== wip/willow ==
==> flow/design.v (excerpt) <==
module IIR_v#(
    parameter DW = 16,FW = 15
)(
    input clk,rst_n,en,
    input signed [DW-1:0] din,
    output wire signed [DW-1:0] dout,
    input [31:0]index,
    output wire signed [DW+FW-1:0] dout_W
    );
    IIR#(
        DW,FW
    )IIR_inst(
        clk,rst_n,en,din,dout,index,dout_W
    );
endmodule
Size in the first run: ~85 flip-flops, ~98 I/O pins.
Settings: LEC_CHECK=0, ABC_AREA=1, CAP_MARGIN=15, CORE_ASPECT_RATIO=0.5, CORE_MARGIN=2, CORE_UTILIZATION=72, CTS_CLUSTER_DIAMETER=206, CTS_CLUSTER_SIZE=15, HOLD_SLACK_MARGIN=0.29, PLACE_DENSITY_LB_ADDON=0.13, SETUP_SLACK_MARGIN=2.14, SLEW_MARGIN=15; clock period 7.29 ns.
run.sh (not shown) runs the stock make flow with config.mk's settings and CLKGATE_MAP_FILE=.
wip/willow terminated abnormally: 4_1_cts reported DPL-0033.
Inputs modified between wip/willow and wip/tundra:
- CORE_ASPECT_RATIO removed (was 0.5)
- HOLD_SLACK_MARGIN removed (was 0.29)
- MAX_ROUTING_LAYER newly set to met4
- SETUP_SLACK_MARGIN removed (was 2.14)
- SLEW_MARGIN changed from 15 to 20
- CTS_CLUSTER_SIZE removed (was 15)
- PLACE_DENSITY_LB_ADDON removed (was 0.13)
- TNS_END_PERCENT newly set to 5
- ABC_AREA removed (was 1)
- CTS_CLUSTER_DIAMETER removed (was 206)
- the clock period (ns, I/O delays scaled along) changed from 7.29 to 12.6
==> comparison <==
Ran to the end and failed final checks on setup timing: wip/tundra.
In wip/tundra relative to wip/willow, area of the mapped netlist had gone down by a few percent.
Comparing wip/willow and wip/tundra, the lower post-place instance area was measured on wip/tundra.
Portion of the post-synthesis area used by sequential elements (higher): wip/tundra
[wip/tundra] yosys stat chip area fell 5.8% relative to wip/willow
For wip/harbor, these inputs were changed with respect to wip/tundra:
- a deleted TNS_END_PERCENT that had been 5
- a deleted MAX_ROUTING_LAYER that had been met4
- a change of CORE_UTILIZATION from 72 to 64
- a change of CAP_MARGIN from 15 to 20
- a change of the clock period (ns, I/O delays scaled along) from 12.6 to 17.4
Results
wip/harbor was carried through to the last stage, and its layout satisfied the timing, DRC and antenna checks.
Compared with wip/tundra, wip/harbor shows final setup violation count lower by 20.
Comparing wip/harbor and wip/tundra, the higher core utilization is on wip/tundra.
Between wip/harbor and wip/tundra, maximum number of pins on one net before global-route repair is higher for wip/harbor, wip/tundra comes in under that.
In the reports for wip/harbor and wip/tundra, the smaller global-route usage belongs to wip/harbor.
Taking wip/tundra as the reference, in wip/harbor overall via count from detail_route shows a reduction of 5,845; largest buffer count on any clock path shows no meaningful change; maximum net fanout on the critical path shows an increase of 5.
Measured against each other, wip/harbor and wip/tundra differ in wire length, the higher figure coming from wip/tundra.
diff inputs: wip/harbor => wip/onyx
- swapping 64 for 72 in CORE_UTILIZATION
- putting CTS_CLUSTER_SIZE at 48 where nothing was set
- putting PLACE_DENSITY_LB_ADDON at 0.22 where nothing was set
- swapping 17.4 for 12.5 in the clock period (ns, I/O delays scaled along)
[summary]
- Looking at post-CTS setup buffer count across wip/onyx and wip/harbor, the one that comes out higher is wip/onyx.
- Diff wip/harbor..wip/onyx | maximum level of the CTS H-tree | unchanged
- Re multiplexer share of the synthesized area: no difference whatsoever between wip/harbor and wip/onyx.
- Looking at initial core utilization across wip/onyx and wip/harbor, the one that comes out higher is wip/onyx.
- The weighted congestion reported at the end of routability-driven placement in wip/harbor is 0.935 times that in wip/onyx.
- wip/onyx ended with more total placed instance area than wip/harbor.
- As far as sequential element share of the synthesized area goes, wip/harbor and wip/onyx are indistinguishable; the numbers are identical.
- wip/onyx: GRT-0116 in 5_1_grt -> run aborted
- Horizontal extent of the die sits lower in wip/onyx than in wip/harbor.
- Area fraction in compound gates came out exactly the same in wip/onyx and wip/harbor.
- The die used by wip/onyx is smaller than the one used by wip/harbor.
